==> run a: inputs <==
==> flow/design.v (excerpt) <==
module usb_top_level(
    input logic clk,
    input logic n_rst,
    input logic hsel,
    input logic [3:0] haddr,
    input logic [1:0] htrans,
    input logic  [1:0] hsize,
    input logic hwrite,
    input logic [31:0] hwdata,
    output logic [31:0] hrdata,
    output logic hresp,
    output logic hready,
    output logic d_mode,
    input logic d_plus_in,
    input logic d_minus_in,
    output logic d_plus_out,
    output logic d_minus_out,
    output logic [6:0] buffer_occupancy,
    output logic get_rx_data,
    output logic [3:0] tx_packet,
    output logic tx_transfer_active
);
logic [3:0] rx_packet;
logic rx_data_ready;
logic rx_transfer_active;
logic rx_error;
logic store_rx_packet_data;
logic [7:0] rx_packet_data;
logic flush;
logic [7:0] rx_data;
logic store_tx_data;
logic [7:0] tx_data;
logic clear;
logic tx_error;
logic get_tx_packet_data;
logic [7:0] tx_packet_data;
ahb_slave AHB_SLAVE(
    .clk(clk),
    .n_rst(n_rst),
    .hsel(hsel),
    .hwrite(hwrite),
    .hsize(hsize),
    .haddr(haddr),
    .htrans(htrans),
    .hwdata(hwdata),
    .hrdata(hrdata),
    .hresp(hresp),
    .hready(hready),
    .dmode(d_mode),
    .rx_packet(rx_packet),
    .rx_data_ready(rx_data_ready),
    .rx_transfer_active(rx_transfer_active),
    .rx_error(rx_error),
    .buffer_occupancy(buffer_occupancy),
    .rx_data(rx_data),
    .get_rx_data(get_rx_data),
    .store_tx_data(store_tx_data),
    .tx_data(tx_data),
    .clear(clear),
    .tx_packet(tx_packet),
    .tx_transfer_active(tx_transfer_active),
    .tx_error(tx_error)
);
buffer BUFFER(
    .clk(clk),
    .n_rst(n_rst),
    .store_tx_data(store_tx_data),
    .store_rx_packet_data(store_rx_packet_data),
    .get_rx_data(get_rx_data),
    .get_tx_packet_data(get_tx_packet_data),
    .tx_data(tx_data),
    .rx_packet_data(rx_packet_data),
    .clear(clear),
    .flush(flush),
    .buffer_occupancy(buffer_occupancy),
    .rx_data(rx_data),
    .tx_packet_data(tx_packet_data)
);
usb_transmitter TRANSMITTER(
    .clk(clk),
    .n_rst(n_rst),
    .buffer_occupancy(buffer_occupancy),
    .tx_packet(tx_packet),
    .tx_packet_data(tx_packet_data),
    .get_tx_packet_data(get_tx_packet_data),
    .tx_transfer_active(tx_transfer_active),
    .tx_error(tx_error),
    .d_plus_out(d_plus_out),
    .d_minus_out(d_minus_out)
);
rcv_block RECEIVER(
    .clk(clk),
    .n_rst(n_rst),
  ...
Settings: LEC_CHECK=0, ABC_AREA=1, CAP_MARGIN=20, CORE_ASPECT_RATIO=0.52, CORE_MARGIN=5, CORE_UTILIZATION=40, CTS_CLUSTER_SIZE=27, GPL_TIMING_DRIVEN=1, HOLD_SLACK_MARGIN=0.04, MAX_ROUTING_LAYER=met4, PLACE_DENSITY_LB_ADDON=0.29, SLEW_MARGIN=40, TNS_END_PERCENT=10; clock period 3.92 ns.
run.sh (not shown) runs the stock make flow with config.mk's settings and CLKGATE_MAP_FILE=.
==> run b (differences from run a) <==
Settings changed: CORE_ASPECT_RATIO 0.52 to default, CORE_MARGIN 5 to 2, CORE_UTILIZATION 40 to 63, CTS_CLUSTER_SIZE 27 to 99, GPL_TIMING_DRIVEN 1 to default, HOLD_SLACK_MARGIN 0.04 to default, MAX_ROUTING_LAYER met4 to default, PLACE_DENSITY_LB_ADDON 0.29 to default, SETUP_SLACK_MARGIN from default to 0.49, SLEW_MARGIN 40 to 20, TNS_END_PERCENT 10 to default.
==> flow/constraint.sdc (replaced) <==
create_clock -name core_clock -period 3.72 [get_ports {clk}]
set_input_delay 0.7440 -clock core_clock [delete_from_list [all_inputs] [get_ports {clk}]]
set_output_delay 0.7440 -clock core_clock [all_outputs]
set_load 0.01 [all_outputs]
==> job_summary.md <==
### Yosys + OpenROAD results

| Metric | Value |
|---|---|
| WL met2 | 63900 microns |
| Critical path's slowest cell | fa_2 |
| Violated checks | negative setup slack |
| Final worst path period need | roughly 3700 ps |
| Drt wl/cell | roughly 23 microns |
| Status | failed layout checks |
| Post-CTS Setup Inserts | ~40 |
| Setup violations, final | 1 |
| Worst Slack Setup Final | -16.31 ps |
# the run above: run b

==> job_summary.md <==
### Yosys + OpenROAD results

| Metric | Value |
|---|---|
| Slew Viols, Final | 0 |
| R2r endpoint | AHB_SLAVE.slavedata[9] |
| WL met2 | 61870 microns |
| Post-synthesis cell count | ~5500 |
| Antenna diodes | 9 |
| Critical path's slowest cell | dfrtp_1 |
| Status | timing/DRC/antenna clean |
| Final worst path period need | 3837 ps |
| Drt wl/cell | 26.00 microns |
| Worst EP arrival | a little over 3000 ps |
| Worst Slack Setup Final | around 83 ps |
| Signal buffers share of area | under 10% |
| Critical path, cell by cell | inv_1, nand4_1, buf_4, inv_1, nand4_1, nand2_1, nor2_1, nand2_1, clkdlybuf4s50_1 |
| Setup violations, final | 0 |
| Worst reg2reg path depth | 16 |
| M3 GR Usage | 17.49% |
# the run above: run a



==> exp/tundra: inputs <==
usb_top_level again, from the RTL that the note above started with.
Settings: LEC_CHECK=0, CAP_MARGIN=0, CORE_MARGIN=2, CORE_UTILIZATION=72, CTS_CLUSTER_DIAMETER=377, CTS_CLUSTER_SIZE=21, HOLD_SLACK_MARGIN=-0.08, PLACE_DENSITY_LB_ADDON=0.26, SETUP_SLACK_MARGIN=0.1, SLEW_MARGIN=20; clock period 3.7 ns.
==> inputs of exp/ember, as changes to exp/tundra <==
- CAP_MARGIN: 0 -> 20
- CORE_UTILIZATION: 72 -> 70
- CTS_CLUSTER_DIAMETER: 377 -> default
- CTS_CLUSTER_SIZE: 21 -> default
- HOLD_SLACK_MARGIN: -0.08 -> default
- PLACE_DENSITY_LB_ADDON: 0.26 -> default
- SETUP_SLACK_MARGIN: 0.1 -> 0.94
==> flow/constraint.sdc (replaced) <==
create_clock -name core_clock -period 3.77 [get_ports {clk}]
set_input_delay 0.7540 -clock core_clock [delete_from_list [all_inputs] [get_ports {clk}]]
set_output_delay 0.7540 -clock core_clock [all_outputs]
set_load 0.01 [all_outputs]
==> inputs of exp/pepper, as changes to exp/tundra <==
- CAP_MARGIN: 0 -> 20
- CORE_UTILIZATION: 72 -> 68
- CTS_CLUSTER_DIAMETER: 377 -> default
- CTS_CLUSTER_SIZE: 21 -> 50
- HOLD_SLACK_MARGIN: -0.08 -> default
- PLACE_DENSITY_LB_ADDON: 0.26 -> default
- SETUP_SLACK_MARGIN: 0.1 -> default
==> flow/constraint.sdc (replaced) <==
create_clock -name core_clock -period 7.61 [get_ports {clk}]
set_input_delay 1.5220 -clock core_clock [delete_from_list [all_inputs] [get_ports {clk}]]
set_output_delay 1.5220 -clock core_clock [all_outputs]
set_load 0.01 [all_outputs]
==> summary.json <==
{
  "core.rowCount": {"value": 88},
  "stop_error": {"value": "[ERROR GRT-0116] Global routing finished with congestion. Check the congestion regions in the DRC Viewer."},
  "track_usage": {"value": 0.883},
  "routabilityCongestion": {"value": 1.12},
  "dp_slack": {"value": -170, "unit": "ps"},
  "status": {"value": "did not finish"},
  "stop_stage": {"value": "global routing"},
  "htree_levels": {"value": 3},
  "post_cts.repair.setup_buffers": {"value": 119},
  "floorplan.core_area": {"value": 57600, "unit": "sq um"},
  "grtUsageMet3": {"value": 0.793}
}
# the run above: exp/ember

==> summary.json <==
{
  "post_cts.repair.setup_buffers": {"value": 11},
  "floorplan.core_area": {"value": 56200, "unit": "sq um"},
  "dp_slack": {"value": -238, "unit": "ps"},
  "report.final.setup_viol": {"value": 29},
  "htree_levels": {"value": 2},
  "status": {"value": "finished with violations"},
  "worst_slack": {"value": -323, "unit": "ps"},
  "grtUsageMet3": {"value": 0.255},
  "routabilityCongestion": {"value": 1.12},
  "layout.failed_checks": {"value": "negative setup slack"}
}
# the run above: exp/tundra

==> summary.json <==
{
  "final_min_period_over_clock_period": {"value": 0.779},
  "top_area_cell": {"value": "sky130_fd_sc_hd__dfrtp_1"},
  "dp_slack": {"value": 1710, "unit": "ps"},
  "cts_tree": {"value": "yes"},
  "detail_route.drc_violations": {"value": 0},
  "routabilityCongestion": {"value": 1.06},
  "yosysCellCount": {"value": 4650},
  "track_usage": {"value": 0.511},
  "floorplan.core_area": {"value": 59100, "unit": "sq um"},
  "synthTopCellsByCount": {"value": "782 x sky130_fd_sc_hd__dfrtp_1, 554 x sky130_fd_sc_hd__nor2_1, 548 x sky130_fd_sc_hd__a21oi_1"},
  "post_cts.repair.setup_buffers": {"value": 0},
  "htree_levels": {"value": 3},
  "floorplan.die_area": {"value": 61800, "unit": "sq um"},
  "status": {"value": "finished clean"},
  "core.rowCount": {"value": 89},
  "ys_seq_elements": {"value": 809}
}
# the run above: exp/pepper

